==> garnet: inputs <==
==> flow/design.v <==
`timescale 1ns / 1ps
module catTrap(Clk, Reset, Down_b, hCount, vCount, rgb, bright, Block_col, Block_row);
	input	Clk, Reset, Down_b;
	input [7:0] Block_col, Block_row;
	reg btn_flag;
	integer i, j;
	reg [6:0] state;
	input [9:0] hCount, vCount;
	reg [83:0] board_map;    
	output reg [11:0] rgb;
	input bright;
	reg [1:0] cat_flag;
	reg [2:0] block_col;
  reg [2:0] block_row;
	reg [2:0] cat_col;
	reg [2:0] cat_row;
	localparam
		START =    7'b1000000,
		PLAY =   7'b0100000,
		GAMEOVER =   7'b0010000,
		GAMEWIN =  7'b0001000,
	WHITE = 12'b1111_1111_1111;
	parameter GRAY = 12'b1010_1010_1010;
	parameter BLACK = 12'b0000_0000_0000;
	parameter RED = 12'b1111_0000_0000;
	parameter ORANGE = 12'b1111_1000_0000;
	parameter GREEN = 12'b0000_1111_0000;
	wire [11:0] color [0:3];
	wire inbound;
	wire box00, box01, box02, box03, box04, box05, box06;
	wire box10, box11, box12, box13, box14, box15, box16;
	wire box20, box21, box22, box23, box24, box25, box26;
	wire box30, box31, box32, box33, box34, box35, box36;
	wire box40, box41, box42, box43, box44, box45, box46;
	wire box50, box51, box52, box53, box54, box55, box56;
	assign color[0] = WHITE;
	assign color[1] = GRAY;
	assign color[2] = ORANGE;
	assign color[3] = BLACK;
	always@ (*)
	begin
    	if(~bright )	 
			rgb = BLACK;
		else if (inbound)
		begin
			if(box00)
				rgb = color[board_map[70 +: 2]];
			else if (box01)
				rgb = color[board_map[72 +: 2]];
			else if (box02)
				rgb = color[board_map[74 +: 2]];
			else if (box03)
				rgb = color[board_map[76 +: 2]];
			else if (box04)
				rgb = color[board_map[78 +: 2]];
			else if (box05)
				rgb = color[board_map[80 +: 2]];
			else if (box06)
				rgb = color[board_map[82 +: 2]];
			else if (box10)
				rgb = color[board_map[56 +: 2]];
			else if (box11)
				rgb = color[board_map[58 +: 2]];
			else if (box12)
				rgb = color[board_map[60 +: 2]];
			else if (box13)
				rgb = color[board_map[62 +: 2]];
			else if (box14)
				rgb = color[board_map[64 +: 2]];
			else if (box15)
				rgb = color[board_map[66 +: 2]];
			else if (box16)
				rgb = color[board_map[68 +: 2]];
			else if (box20)
				rgb = color[board_map[42 +: 2]];
			else if (box21)
				rgb = color[board_map[44 +: 2]];
			else if (box22)
				rgb = color[board_map[46 +: 2]];
			else if (box23)
				rgb = color[board_map[48 +: 2]];
			else if (box24)
				rgb = color[board_map[50 +: 2]];
			else if (box25)
				rgb = color[board_map[52 +: 2]];
			else if (box26)
				rgb = color[board_map[54 +: 2]];
			else if (box30)
				rgb = color[board_map[28 +: 2]];
			else if (box31)
				rgb = color[board_map[30 +: 2]];
			else if (box32)
				rgb = color[board_map[32 +: 2]];
			else if (box33)
				rgb = color[board_map[34 +: 2]];
			else if (box34)
				rgb = color[board_map[36 +: 2]];
			else if (box35)
				rgb = color[board_map[38 +: 2]];
			else if (box36)
				rgb = color[board_map[40 +: 2]];
			else if (box40)
				rgb = color[board_map[14 +: 2]];
			else if (box41)
				rgb = color[board_map[16 +: 2]];
			else if (box42)
				rgb = color[board_map[18 +: 2]];
			else if (box43)
				rgb = color[board_map[20 +: 2]];
			else if (box44)
				rgb = color[board_map[22 +: 2]];
			else if (box45)
				rgb = color[board_map[24 +: 2]];
			else if (box46)
				rgb = color[board_map[26 +: 2]];
			else if (box50)
				rgb = color[board_map[0 +: 2]];
			else if (box51)
				rgb = color[board_map[2 +: 2]];
			else if (box52)
				rgb = color[board_map[4 +: 2]];
			else if (box53)
				rgb = color[board_map[6 +: 2]];
			else if (box54)
				rgb = color[board_map[8 +: 2]];
			else if (box55)
				rgb = color[board_map[10 +: 2]];
			else if (box56)
				rgb = color[board_map[12 +: 2]];
			else
				rgb = 12'b0000_0111_1111;
		end
		else
		begin
			if (state == GAMEOVER)
				rgb = RED;
			else if (state == GAMEWIN)
				rgb = GREEN;
			else if (state == START)
			     rgb = ORANGE;
			else
				rgb = 12'b1010_1111_1111;
	     end
	end
	assign inbound = ((hCount >= 190)&&(hCount <= 550)&&(vCount >= 140)&&(vCount <= 450));
	assign box00 = ((hCount >= 200)&&(hCount <= 250)&&(vCount >= 150)&&(vCount <= 200));
	assign box01 = ((hCount >= 250)&&(hCount <= 300)&&(vCount >= 150)&&(vCount <= 200));
	assign box02 = ((hCount >= 300)&&(hCount <= 350)&&(vCount >= 150)&&(vCount <= 200));
	assign box03 = ((hCount >= 350)&&(hCount <= 400)&&(vCount >= 150)&&(vCount <= 200));
	assign box04 = ((hCount >= 400)&&(hCount <= 450)&&(vCount >= 150)&&(vCount <= 200));
	assign box05 = ((hCount >= 450)&&(hCount <= 500)&&(vCount >= 150)&&(vCount <= 200));
	assign box06 = ((hCount >= 500)&&(hCount <= 550)&&(vCount >= 150)&&(vCount <= 200));
	assign box10 = ((hCount >= 200)&&(hCount <= 250)&&(vCount >= 200)&&(vCount <= 250));
	assign box11 = ((hCount >= 250)&&(hCount <= 300)&&(vCount >= 200)&&(vCount <= 250));
	assign box12 = ((hCount >= 300)&&(hCount <= 350)&&(vCount >= 200)&&(vCount <= 250));
	assign box13 = ((hCount >= 350)&&(hCount <= 400)&&(vCount >= 200)&&(vCount <= 250));
	assign box14 = ((hCount >= 400)&&(hCount <= 450)&&(vCount >= 200)&&(vCount <= 250));
	assign box15 = ((hCount >= 450)&&(hCount <= 500)&&(vCount >= 200)&&(vCount <= 250));
	assign box16 = ((hCount >= 500)&&(hCount <= 550)&&(vCount >= 200)&&(vCount <= 250));
	assign box20 = ((hCount >= 200)&&(hCount <= 250)&&(vCount >= 250)&&(vCount <= 300));
	assign box21 = ((hCount >= 250)&&(hCount <= 300)&&(vCount >= 250)&&(vCount <= 300));
	assign box22 = ((hCount >= 300)&&(hCount <= 350)&&(vCount >= 250)&&(vCount <= 300));
	assign box23 = ((hCount >= 350)&&(hCount <= 400)&&(vCount >= 250)&&(vCount <= 300));
	assign box24 = ((hCount >= 400)&&(hCount <= 450)&&(vCount >= 250)&&(vCount <= 300));
	assign box25 = ((hCount >= 450)&&(hCount <= 500)&&(vCount >= 250)&&(vCount <= 300));
	assign box26 = ((hCount >= 500)&&(hCount <= 550)&&(vCount >= 250)&&(vCount <= 300));
	assign box30 = ((hCount >= 200)&&(hCount <= 250)&&(vCount >= 300)&&(vCount <= 350));
	assign box31 = ((hCount >= 250)&&(hCount <= 300)&&(vCount >= 300)&&(vCount <= 350));
	assign box32 = ((hCount >= 300)&&(hCount <= 350)&&(vCount >= 300)&&(vCount <= 350));
	assign box33 = ((hCount >= 350)&&(hCount <= 400)&&(vCount >= 300)&&(vCount <= 350));
	assign box34 = ((hCount >= 400)&&(hCount <= 450)&&(vCount >= 300)&&(vCount <= 350));
	assign box35 = ((hCount >= 450)&&(hCount <= 500)&&(vCount >= 300)&&(vCount <= 350));
	assign box36 = ((hCount >= 500)&&(hCount <= 550)&&(vCount >= 300)&&(vCount <= 350));
	assign box40 = ((hCount >= 200)&&(hCount <= 250)&&(vCount >= 350)&&(vCount <= 400));
	assign box41 = ((hCount >= 250)&&(hCount <= 300)&&(vCount >= 350)&&(vCount <= 400));
	assign box42 = ((hCount >= 300)&&(hCount <= 350)&&(vCount >= 350)&&(vCount <= 400));
	assign box43 = ((hCount >= 350)&&(hCount <= 400)&&(vCount >= 350)&&(vCount <= 400));
	assign box44 = ((hCount >= 400)&&(hCount <= 450)&&(vCount >= 350)&&(vCount <= 400));
	assign box45 = ((hCount >= 450)&&(hCount <= 500)&&(vCount >= 350)&&(vCount <= 400));
	assign box46 = ((hCount >= 500)&&(hCount <= 550)&&(vCount >= 350)&&(vCount <= 400));
	assign box50 = ((hCount >= 200)&&(hCount <= 250)&&(vCount >= 400)&&(vCount <= 450));
	assign box51 = ((hCount >= 250)&&(hCount <= 300)&&(vCount >= 400)&&(vCount <= 450));
	assign box52 = ((hCount >= 300)&&(hCount <= 350)&&(vCount >= 400)&&(vCount <= 450));
	assign box53 = ((hCount >= 350)&&(hCount <= 400)&&(vCount >= 400)&&(vCount <= 450));
	assign box54 = ((hCount >= 400)&&(hCount <= 450)&&(vCount >= 400)&&(vCount <= 450));
	assign box55 = ((hCount >= 450)&&(hCount <= 500)&&(vCount >= 400)&&(vCount <= 450));
	assign box56 = ((hCount >= 500)&&(hCount <= 550)&&(vCount >= 400)&&(vCount <= 450));
	reg [83:0] next_map;
	reg [6:0] next_state;
	reg [2:0] next_cat_col;
	reg [2:0] next_cat_row;
	always @ (*)
	begin
		next_state = state;
		next_cat_col = cat_col;
		next_cat_row = cat_row;
		block_row = 3'b000;
		block_col = 3'b000;
		cat_flag = 1;
		for (i = 0; i < 6; i = i + 1)
			for (j = 0; j < 7; j = j + 1)
				next_map[2*((i)*7+(j)) +: 2] = board_map[2*((i)*7+(j)) +: 2];
			case(state)
				START:
				begin
						if (Down_b)
							begin
								 next_state = PLAY;
							end
				end
				PLAY:
				begin
	        if (Down_b)
	            begin
	            case(Block_row)
	               8'b00000000: block_row = 3'b000;
	               8'b00000001: block_row = 3'b001;
	               8'b00000010: block_row = 3'b010;
	               8'b00000100: block_row = 3'b011;
	               8'b00001000: block_row = 3'b100;
	               8'b00010000: block_row = 3'b101;
	               8'b00100000: block_row = 3'b110;
	               8'b01000000: block_row = 3'b111;
	               default: block_row = 3'b000;
	              endcase
	              case(Block_col)
	               8'b00000000: block_col = 3'b000;
	               8'b00000001: block_col = 3'b001;
	               8'b00000010: block_col = 3'b010;
	               8'b00000100: block_col = 3'b011;
	               8'b00001000: block_col = 3'b100;
	               8'b00010000: block_col = 3'b101;
	               8'b00100000: block_col = 3'b110;
	               8'b01000000: block_col = 3'b111;
	               default: block_col = 3'b000;
	              endcase
                    if ((block_row <= 3'd5)&&(block_col <= 3'd6))
                      next_map[2*((block_row)*7+(block_col)) +: 2] = 3;
                    cat_flag = 1;
                    if ((next_map[2*((next_cat_row+1)*7+(next_cat_col)) +: 2] != 3)&&(cat_flag==1))
                      begin
                        next_map[2*((next_cat_row+1)*7+(next_cat_col)) +: 2] = 2;
                        next_map[2*((next_cat_row)*7+(next_cat_col)) +: 2] = 0;
                        next_cat_row = next_cat_row + 1;
                        cat_flag = 0;
                      end
                    else if ((next_map[2*((next_cat_row)*7+(next_cat_col+1)) +: 2] != 3)&&(cat_flag==1))
                      begin
                        next_map[2*((next_cat_row)*7+(next_cat_col+1)) +: 2] = 2;
                        next_map[2*((next_cat_row)*7+(next_cat_col)) +: 2] = 0;
                        next_cat_col = next_cat_col + 1;
                        cat_flag = 0;
                      end
                    else if ((next_map[2*((next_cat_row-1)*7+(next_cat_col)) +: 2] != 3)&&(cat_flag==1))
                      begin
                        next_map[2*((next_cat_row-1)*7+(next_cat_col)) +: 2] = 2;
                        next_map[2*((next_cat_row)*7+(next_cat_col)) +: 2] = 0;
                        next_cat_row = next_cat_row - 1;
                        cat_flag = 0;
                      end
                    else if ((next_map[2*((next_cat_row)*7+(next_cat_col-1)) +: 2] != 3)&&(cat_flag==1))
                      begin
                        next_map[2*((next_cat_row)*7+(next_cat_col-1)) +: 2] = 2;
                        next_map[2*((next_cat_row)*7+(next_cat_col)) +: 2] = 0;
                        next_cat_col = next_cat_col - 1;
                        cat_flag = 0;
                      end
                    else
                      next_state = GAMEWIN;
	            end
								 if ((next_cat_row > 4)||(next_cat_col > 5)||(next_cat_col < 1)||(next_cat_row < 1))
									 next_state = GAMEOVER;
	           end
				GAMEOVER:
				begin
	      end
				GAMEWIN:
				begin
	      end
				default: ;
		  endcase
	end
	always @ (posedge Clk, posedge Reset)
	begin
		if(Reset)
		begin
			state <= START;
			cat_col <= 3'd3;
			cat_row <= 3'd3;
			for (i = 0; i < 6; i = i + 1)
				for (j = 0; j < 7; j = j + 1)
					board_map[2*((i)*7+(j)) +: 2] <= ((i + j) % 2 == 1) ? 2'd1 : 2'd0;
			board_map[48 +: 2] <= 2;  
		end
		else
		begin
			state <= next_state;
			cat_col <= next_cat_col;
			cat_row <= next_cat_row;
			for (i = 0; i < 6; i = i + 1)
				for (j = 0; j < 7; j = j + 1)
					board_map[2*((i)*7+(j)) +: 2] <= next_map[2*((i)*7+(j)) +: 2];
	   end 
    end
endmodule
==> flow/run.sh <==
#!/bin/bash
# the make line also repeats each setting of config.mk as NAME=value (left out here)
make -C /OpenROAD-flow-scripts/flow DESIGN_CONFIG=/design/flow/config.mk WORK_HOME=/design/flow/orfs CLKGATE_MAP_FILE= finish
==> flow/config.mk <==
export PLATFORM = sky130hd
export DESIGN_NAME = catTrap
export DESIGN_NICKNAME = catTrap
export VERILOG_FILES = /design/flow/design.v
export SDC_FILE = /design/flow/constraint.sdc
export NUM_CORES = 4
export LEC_CHECK = 0
export CAP_MARGIN = 40
export CELL_PAD_IN_SITES_DETAIL_PLACEMENT = 0
export CORE_MARGIN = 2
export CORE_UTILIZATION = 60
export CTS_CLUSTER_DIAMETER = 216
export CTS_CLUSTER_SIZE = 37
export HOLD_SLACK_MARGIN = -0.09
export MIN_ROUTING_LAYER = met1
export SLEW_MARGIN = 20
export TNS_END_PERCENT = 5
==> flow/constraint.sdc <==
create_clock -name core_clock -period 6.8 [get_ports {Clk}]
set_input_delay 1.3600 -clock core_clock [delete_from_list [all_inputs] [get_ports {Clk}]]
set_output_delay 1.3600 -clock core_clock [all_outputs]
set_load 0.01 [all_outputs]
==> inputs of quartz, as changes to garnet <==
CORE_UTILIZATION = 40   (was 60)
CTS_CLUSTER_DIAMETER = 365   (was 216)
CTS_CLUSTER_SIZE = 94   (was 37)
HOLD_SLACK_MARGIN = 0.07   (was -0.09)
PLACE_DENSITY_LB_ADDON = 0.04   (was default)
SETUP_SLACK_MARGIN = 1.95   (was default)
TNS_END_PERCENT = default   (was 5)
==> inputs of fjord, as changes to garnet <==
CORE_ASPECT_RATIO = 0.7   (was default)
CORE_UTILIZATION = 21   (was 60)
CTS_CLUSTER_DIAMETER = 379   (was 216)
CTS_CLUSTER_SIZE = 55   (was 37)
HOLD_SLACK_MARGIN = default   (was -0.09)
MIN_ROUTING_LAYER = met2   (was met1)
PLACE_DENSITY_LB_ADDON = 0.04   (was default)
SETUP_SLACK_MARGIN = 0.81   (was default)
SLEW_MARGIN = 10   (was 20)
TNS_END_PERCENT = default   (was 5)
==> flow/constraint.sdc (replaced) <==
create_clock -name core_clock -period 6.2 [get_ports {Clk}]
set_input_delay 1.2400 -clock core_clock [delete_from_list [all_inputs] [get_ports {Clk}]]
set_output_delay 1.2400 -clock core_clock [all_outputs]
set_load 0.01 [all_outputs]
==> impl_metrics.json <==
{
  "place_congestion": 1.13,
  "hpwl_mm": 81.6,
  "check.faults": "setup timing",
  "fp-row-count": 74,
  "layout_setup_ws_ns": -0.458,
  "finalSetupViolations": 89,
  "outcome": "complete, but fails checks"
}
Source of the figures above: quartz

==> impl_metrics.json <==
{
  "outcome": "stopped before the end",
  "outcome.stop_stage": "global routing",
  "stop_error": "[ERROR GRT-0116] Global routing finished with congestion. Check the congestion regions in the DRC Viewer.",
  "hpwl_mm": 112,
  "overflow": 152,
  "synthMostInstantiatedCell": "nand2_1",
  "dieWidth_um": 340,
  "place_congestion": 1.20,
  "fp-row-count": 86,
  "ys_ff": 94,
  "met2_usage": 0.642,
  "xor_share": 0.0310
}
Source of the figures above: fjord

==> impl_metrics.json <==
{
  "outcome": "stopped before the end",
  "outcome.stop_stage": "global routing",
  "stop_error": "[ERROR GRT-0232] Routing congestion too high. Check the congestion heatmap in the GUI.",
  "synth_nets": 2651,
  "async_flop_share": 1.00,
  "fp-row-count": 60,
  "ys.flop_type": "dfrtp_1",
  "hpwl_mm": 70.4,
  "place_congestion": 1.30,
  "cts-root-buf": "clkbuf_16"
}
Source of the figures above: garnet

